==> inputs of trial 45 <==
Design Risc_32_bit, start of the top module:
module Risc_32_bit
(
  input         clk       ,
  input         rst_n     ,
  output [31:0] imem_addr ,
  input  [31:0] imem_rdata,
  output [31:0] dmem_addr ,
  output [31:0] dmem_wdata,
  output        dmem_we   ,
  input  [31:0] dmem_rdata
);
  parameter ImmSelI = 3'b000;
  parameter ImmSelS = 3'b001;
  parameter ImmSelB = 3'b010;
  parameter ImmSelJ = 3'b011;
  parameter ImmSelU = 3'b100;
  parameter ImmSelR = 3'b111;
  wire [31:0] if_inst;
  wire [31:0] if_pc  ;
  wire [31:0] id_pc    ;
  wire [6:0]  id_opcode;
  wire [31:0] id_inst  ;
  wire [4:0]  id_rd    ;
  wire [4:0]  id_rs1   ;
  wire [4:0]  id_rs2   ;
  wire [2:0]  id_funct3;
  wire [6:0]  id_funct7;
  wire [2:0]  id_ImmSel;
  wire [31:0] id_imm   ;
  wire [1:0]  id_PCSel ;
  wire        id_BrUn  ;
  wire        id_ASel  ;
  wire        id_BSel  ;
  wire        id_MemRW ;
  wire        id_RegWEn;
  wire [1:0]  id_WBSel ;
  wire [3:0]  id_ALUSel;
  wire [31:0] id_DataA ;
  wire [31:0] id_DataB ;
  wire [31:0] id_jump_pc;
  wire [31:0] ex_imm         ;
  wire        ex_we          ;
  wire [31:0] ex_DataA       ;
  wire [31:0] ex_DataB       ;
  wire [31:0] ex_pc          ;
  wire [4:0]  ex_rd          ;
  ...
Settings: LEC_CHECK=0, ABC_AREA=0, CAP_MARGIN=10, CELL_PAD_IN_SITES_DETAIL_PLACEMENT=1, CORE_ASPECT_RATIO=0.74, CORE_MARGIN=7, CORE_UTILIZATION=40, CTS_CLUSTER_DIAMETER=201, CTS_CLUSTER_SIZE=86, GPL_ROUTABILITY_DRIVEN=0, MIN_ROUTING_LAYER=met2, PLACE_DENSITY_LB_ADDON=0.29, SETUP_SLACK_MARGIN=1.17, SLEW_MARGIN=20; clock period 4.79 ns.
run.sh (not shown) runs the stock make flow with config.mk's settings and CLKGATE_MAP_FILE=.
==> inputs of build 49, as changes to trial 45 <==
Settings changed: ABC_AREA 0 to not set, CAP_MARGIN 10 to 20, CELL_PAD_IN_SITES_DETAIL_PLACEMENT 1 to not set, CORE_ASPECT_RATIO 0.74 to not set, CORE_MARGIN 7 to 2, CTS_CLUSTER_DIAMETER 201 to not set, CTS_CLUSTER_SIZE 86 to 69, GPL_ROUTABILITY_DRIVEN 0 to not set, HOLD_SLACK_MARGIN set to 0.28, MIN_ROUTING_LAYER met2 to not set, PLACE_DENSITY_LB_ADDON 0.29 to not set, SETUP_SLACK_MARGIN 1.17 to not set.
==> flow/constraint.sdc (replaced) <==
create_clock -name core_clock -period 8.5 [get_ports {clk}]
set_input_delay 1.7000 -clock core_clock [delete_from_list [all_inputs] [get_ports {clk}]]
set_output_delay 1.7000 -clock core_clock [all_outputs]
set_load 0.01 [all_outputs]
==> inputs of build 32, as changes to trial 45 <==
Settings changed: ABC_AREA 0 to 1, CAP_MARGIN 10 to 30, CELL_PAD_IN_SITES_GLOBAL_PLACEMENT set to 1, CORE_ASPECT_RATIO 0.74 to not set, CORE_MARGIN 7 to 2, CORE_UTILIZATION 40 to 51, CTS_CLUSTER_DIAMETER 201 to 133, CTS_CLUSTER_SIZE 86 to 15, GPL_ROUTABILITY_DRIVEN 0 to not set, GPL_TIMING_DRIVEN set to 0, HOLD_SLACK_MARGIN set to 0.03, MAX_ROUTING_LAYER set to met5, PLACE_DENSITY_LB_ADDON 0.29 to not set, SETUP_SLACK_MARGIN 1.17 to 0.44, SLEW_MARGIN 20 to 15, TNS_END_PERCENT set to 50.
==> flow/constraint.sdc (replaced) <==
create_clock -name core_clock -period 8.5 [get_ports {clk}]
set_input_delay 1.7000 -clock core_clock [delete_from_list [all_inputs] [get_ports {clk}]]
set_output_delay 1.7000 -clock core_clock [all_outputs]
set_load 0.01 [all_outputs]
==> inputs of trial 53, as changes to trial 45 <==
Settings changed: ABC_AREA 0 to not set, CAP_MARGIN 10 to 20, CELL_PAD_IN_SITES_DETAIL_PLACEMENT 1 to not set, CORE_ASPECT_RATIO 0.74 to not set, CORE_MARGIN 7 to 2, CORE_UTILIZATION 40 to 57, CTS_CLUSTER_DIAMETER 201 to not set, CTS_CLUSTER_SIZE 86 to not set, GPL_ROUTABILITY_DRIVEN 0 to not set, MIN_ROUTING_LAYER met2 to not set, PLACE_DENSITY_LB_ADDON 0.29 to not set, SETUP_SLACK_MARGIN 1.17 to not set.
==> flow/constraint.sdc (replaced) <==
create_clock -name core_clock -period 4.36 [get_ports {clk}]
set_input_delay 0.8720 -clock core_clock [delete_from_list [all_inputs] [get_ports {clk}]]
set_output_delay 0.8720 -clock core_clock [all_outputs]
set_load 0.01 [all_outputs]
==> comparison <==
In trial 53 the worst hold slack is lower than in build 49, by 0.087 ns. Of trial 53 and build 49, build 49 has the higher sequential share of layout area (gap 3.4 points). Between trial 53 and build 49, the lower critical path depth is in build 49 (gap 2). Flip-flop count is the same in build 49 and trial 53. Of build 49 and trial 53, trial 53 has the higher sequential power (gap about 50%, measured against trial 53). In area after synthesis, trial 45 and build 49 do not differ. Trial 53 finished but fails on negative setup slack. Build 49 ran to the end with no violations. Build 32 failed in 5_1_grt. Trial 45 ended with an error in 5_1_grt. Between build 49 and trial 53, the lower design area is in build 49 (gap about 8%, measured against trial 53). Register-to-register slack: trial 53 is lower than build 49 (1.7 ns).
No activity file was given, so power comes from the tool's default toggle rates.
